==> run G <==
==> flow/design.v <==
module neuron_intra_Nbits #(
    parameter N = 16,
    parameter N_INPUTS = 16,
    parameter LOG_N_INPUTS = 4  
) (
    input  wire                         clk,
    input  wire                         rst,
    input  wire                         en,
    input  wire signed [N*N_INPUTS-1:0] W,     
    input  wire signed [N*N_INPUTS-1:0] X_N,   
    output reg signed [         N-1:0] Out
);
  wire signed [2*N*N_INPUTS-1:0] prod;
  wire signed [         N-1:0] act_out;
  genvar i;
  generate
    for (i = 0; i < N_INPUTS; i = i + 1) begin : mults
      wire signed [N-1:0] Wi;
      wire signed [N-1:0] Xi;
      assign Wi = W[i*N+:N];
      assign Xi = X_N[i*N+:N];
      assign prod[i*2*N+:2*N] = Wi * Xi;
    end
  endgenerate
  genvar j, k;
  generate
    for (j = 0; j < LOG_N_INPUTS; j = j + 1) begin : ADDER_TREE
      wire signed [2*N*(N_INPUTS >> (j+1))-1:0] sum_stage;
      if(j == 0) begin
        for (k = 0; k < (N_INPUTS >> (j+1)); k = k + 1) begin : STAGE0
          assign sum_stage[2*k*N+:2*N] = prod[2*k*2*N+:2*N] + prod[(2*k+1)*2*N+:2*N];
        end
      end else begin
        for (k = 0; k < (N_INPUTS >> (j+1)); k = k + 1) begin : STAGEJ
          assign sum_stage[2*k*N+:2*N] = ADDER_TREE[j-1].sum_stage[2*k*2*N+:2*N] + ADDER_TREE[j-1].sum_stage[(2*k+1)*2*N+:2*N];
        end
      end
    end
    wire signed [2*N-1:0] sum_all;
    assign sum_all = ADDER_TREE[LOG_N_INPUTS-1].sum_stage;
  endgenerate
  reg signed [2*N-1:0] acc;
  always @(posedge clk or posedge rst) begin
    if (rst) begin
		acc <= 0;
		Out <= 0;
	 end
    else if (en) begin
		acc <= sum_all;
		Out <= act_out;
	 end
  end
  localparam signed [N-1:0] MAX_VAL = {1'b0, {(N-1){1'b1}}};  
  assign act_out = (acc < 0) ? 0 : (acc > MAX_VAL) ? MAX_VAL : acc;
endmodule
==> flow/run.sh <==
#!/bin/bash
# the make line also repeats each setting of config.mk as NAME=value (left out here)
make -C /OpenROAD-flow-scripts/flow DESIGN_CONFIG=/design/flow/config.mk WORK_HOME=/design/flow/orfs CLKGATE_MAP_FILE= finish
==> flow/config.mk <==
export PLATFORM = sky130hd
export DESIGN_NAME = neuron_intra_Nbits
export DESIGN_NICKNAME = neuron_intra_Nbits
export VERILOG_FILES = /design/flow/design.v
export SDC_FILE = /design/flow/constraint.sdc
export NUM_CORES = 4
export LEC_CHECK = 0
export CAP_MARGIN = 20
export CELL_PAD_IN_SITES_GLOBAL_PLACEMENT = 2
export CORE_MARGIN = 2
export CORE_UTILIZATION = 40
export MIN_ROUTING_LAYER = met2
export PLACE_DENSITY_LB_ADDON = 0.13
export SETUP_SLACK_MARGIN = -1.25
export SLEW_MARGIN = 40
==> flow/constraint.sdc <==
create_clock -name core_clock -period 13.5 [get_ports {clk}]
set_input_delay 2.7000 -clock core_clock [delete_from_list [all_inputs] [get_ports {clk}]]
set_output_delay 2.7000 -clock core_clock [all_outputs]
set_load 0.01 [all_outputs]
==> inputs of run A, as changes to run G <==
- CELL_PAD_IN_SITES_GLOBAL_PLACEMENT: 2 -> default
- CORE_UTILIZATION: 40 -> 57
- MIN_ROUTING_LAYER: met2 -> default
- PLACE_DENSITY_LB_ADDON: 0.13 -> default
- SETUP_SLACK_MARGIN: -1.25 -> default
- SLEW_MARGIN: 40 -> 20
==> flow/constraint.sdc (replaced) <==
create_clock -name core_clock -period 11.0 [get_ports {clk}]
set_input_delay 2.2000 -clock core_clock [delete_from_list [all_inputs] [get_ports {clk}]]
set_output_delay 2.2000 -clock core_clock [all_outputs]
set_load 0.01 [all_outputs]
==> inputs of run C, as changes to run G <==
- CELL_PAD_IN_SITES_GLOBAL_PLACEMENT: 2 -> default
- CORE_UTILIZATION: 40 -> 70
- MIN_ROUTING_LAYER: met2 -> default
- PLACE_DENSITY_LB_ADDON: 0.13 -> default
- SETUP_SLACK_MARGIN: -1.25 -> default
- SLEW_MARGIN: 40 -> 20
==> flow/constraint.sdc (replaced) <==
create_clock -name core_clock -period 13.3 [get_ports {clk}]
set_input_delay 2.6600 -clock core_clock [delete_from_list [all_inputs] [get_ports {clk}]]
set_output_delay 2.6600 -clock core_clock [all_outputs]
set_load 0.01 [all_outputs]
==> impl_metrics.json <==
{
  "fmaxAchievable_ghz": 0.0765,
  "setup_violations": 0,
  "finalNonFillerCells": 20200,
  "endpoint": "acc[31]$_DFFE_PP0P_",
  "status": "complete, no violations",
  "n_all_buffers": 1449,
  "sh_comb_area": 0.779,
  "vias": 113000,
  "pre_cts_ws_ns": -0.210,
  "totalWireLength_mm": 510,
  "ctsResizeCount": 0,
  "skew_ns": 0.0115,
  "final-comb-area_um2": 135000,
  "post-route-min-period_ns": 13.07,
  "cts_setup_buffers": 0
}
That was run C.
==> impl_metrics.json <==
{
  "status": "finished with violations",
  "check.faults": "setup timing",
  "finalNonFillerCells": 22900,
  "totalWireLength_mm": 641,
  "ctsResizeCount": 0,
  "vias": 152000,
  "setup_violations": 7,
  "fin_ws_ns": -0.211,
  "endpoint": "acc[28]$_DFFE_PP0P_",
  "post-route-min-period_ns": 13.71,
  "pre_cts_ws_ns": -0.281,
  "sh_comb_area": 0.750,
  "n_all_buffers": 1785
}
That was run G.
==> impl_metrics.json <==
{
  "endpoint": "acc[31]$_DFFE_PP0P_",
  "fin_ws_ns": -1.05,
  "status": "finished with violations",
  "totalWireLength_mm": 544,
  "post-route-min-period_ns": 12.05,
  "setup_violations": 21,
  "check.faults": "setup timing",
  "sh_comb_area": 0.724
}
That was run A.
